Setup of job 8077:
Design wrapper, start of the top module:
module wrapper #(
    parameter DATA_WIDTH = 32,
    parameter ADDR_WIDTH = 8,
    parameter RESP_WIDTH = 3
)
(
    input s3_axi_aclk,
    input s3_axi_aresetn,
    input [ADDR_WIDTH-1:0] s3_axi_awaddr,
    input s3_axi_awvalid,
    output wire s3_axi_awready,
    input [DATA_WIDTH-1:0] s3_axi_wdata,
    input [DATA_WIDTH/8:0] s3_axi_wstrb,
    input s3_axi_wvalid,
    output wire s3_axi_wready,
    output wire [RESP_WIDTH - 1:0] s3_axi_bresp,
    output wire s3_axi_bvalid,
    input s3_axi_bready,
    input [ADDR_WIDTH-1:0] s3_axi_araddr,
    input s3_axi_arvalid,
    output wire s3_axi_arready,
    output wire [DATA_WIDTH-1:0] s3_axi_rdata,
    output wire [RESP_WIDTH - 1:0] s3_axi_rresp,
    output wire s3_axi_rvalid,
    input s3_axi_rready
);
Size: about 6500 cells after synthesis, about 650 flip-flops, ~100 I/O pins, roughly 58000 um^2 of cells after synthesis.
make LEC_CHECK=0 ABC_AREA=0 CAP_MARGIN=20 CORE_ASPECT_RATIO=0.71 CORE_MARGIN=2 CORE_UTILIZATION=72 CTS_CLUSTER_DIAMETER=332 CTS_CLUSTER_SIZE=21 GPL_TIMING_DRIVEN=1 MAX_ROUTING_LAYER=met5 PLACE_DENSITY_LB_ADDON=0.0 SETUP_SLACK_MARGIN=1.96 SLEW_MARGIN=20 finish   # period 6.92 ns
run.sh (not shown) runs the stock make flow with config.mk's settings and CLKGATE_MAP_FILE=.
Final checks on job 8077, whose flow otherwise completed, came back failing, citing setup timing.
Edits applied to the flow inputs when going from job 8077 to job 6930:
Settings: removing CTS_CLUSTER_DIAMETER (formerly 332); removing GPL_TIMING_DRIVEN (formerly 1); removing SETUP_SLACK_MARGIN (formerly 1.96); removing MAX_ROUTING_LAYER (formerly met5); changing CORE_UTILIZATION from 72 to 40; removing ABC_AREA (formerly 0); removing PLACE_DENSITY_LB_ADDON (formerly 0.0); removing CORE_ASPECT_RATIO (formerly 0.71); removing CTS_CLUSTER_SIZE (formerly 21); changing the clock period (ns, I/O delays scaled along) from 6.92 to 7.78.
==> results <==
Complete run, failing final checks: job 8077, reason setup timing. Job 6930 -> stages 100% | layout checks FAIL | setup timing. Taking job 8077 as the reference, in job 6930 smallest setup slack after layout now larger, clock share of power now larger, area growth from synthesis to final layout now smaller. Delta (job 6930 minus job 8077): worst slack on hold paths -0.0078 ns; post-cts sizing count decreased 238; met1 wire length now sits higher; number of DRC violations after detailed routing barely changed.
Modified inputs, job 8484 compared to job 6930
Settings: a change of CORE_UTILIZATION from 40 to 66; an added SETUP_SLACK_MARGIN of -0.5; an added ABC_AREA of 1; a change of the clock period (ns, I/O delays scaled along) from 7.78 to 7.45.
Changes observed in job 8484 relative to job 6930: count of plain and timing-repair buffers in the layout dropped 170, initial cell density of the core up 26 points, final cell count went up. Status job 8484: flow complete, layout not clean - setup timing. For job 6930, the critical-path cell with the highest stage delay was fa_1, unlike job 8484, where it was dfxtp_1.
Inputs modified between job 8484 and job 3993:
Settings: TNS_END_PERCENT newly set to 5; ABC_AREA changed from 1 to 0; the clock period (ns, I/O delays scaled along) changed from 7.45 to 6.2.
[summary]
Number of cells on the worst reg-to-reg path ends up higher on job 8484. The launch point of the worst path comes out multiplier_instiate.operandB[27]$_SDFFE_PN0P_ in one run and multiplier_instiate.operandB[24]$_SDFFE_PN0P_ in the other, namely in job 8484 and job 3993 respectively. The lower growth of design area from synthesis to finish of job 8484 and job 3993 is in job 8484. Delta (job 3993 minus job 8484): overall fraction of global-route tracks in use shows an increase of 1.2 points; height of the die shows a reduction of about 1.6%; number of standard cells in the final layout excluding fillers shows a reduction of 13%. Measured against job 8484, the detailed-routed wire length on met3 of job 3993 comes out at 1.14 times the reference value. Job 3993: complete, dirty (setup timing).
No activity file was given, so power comes from the tool's default toggle rates.
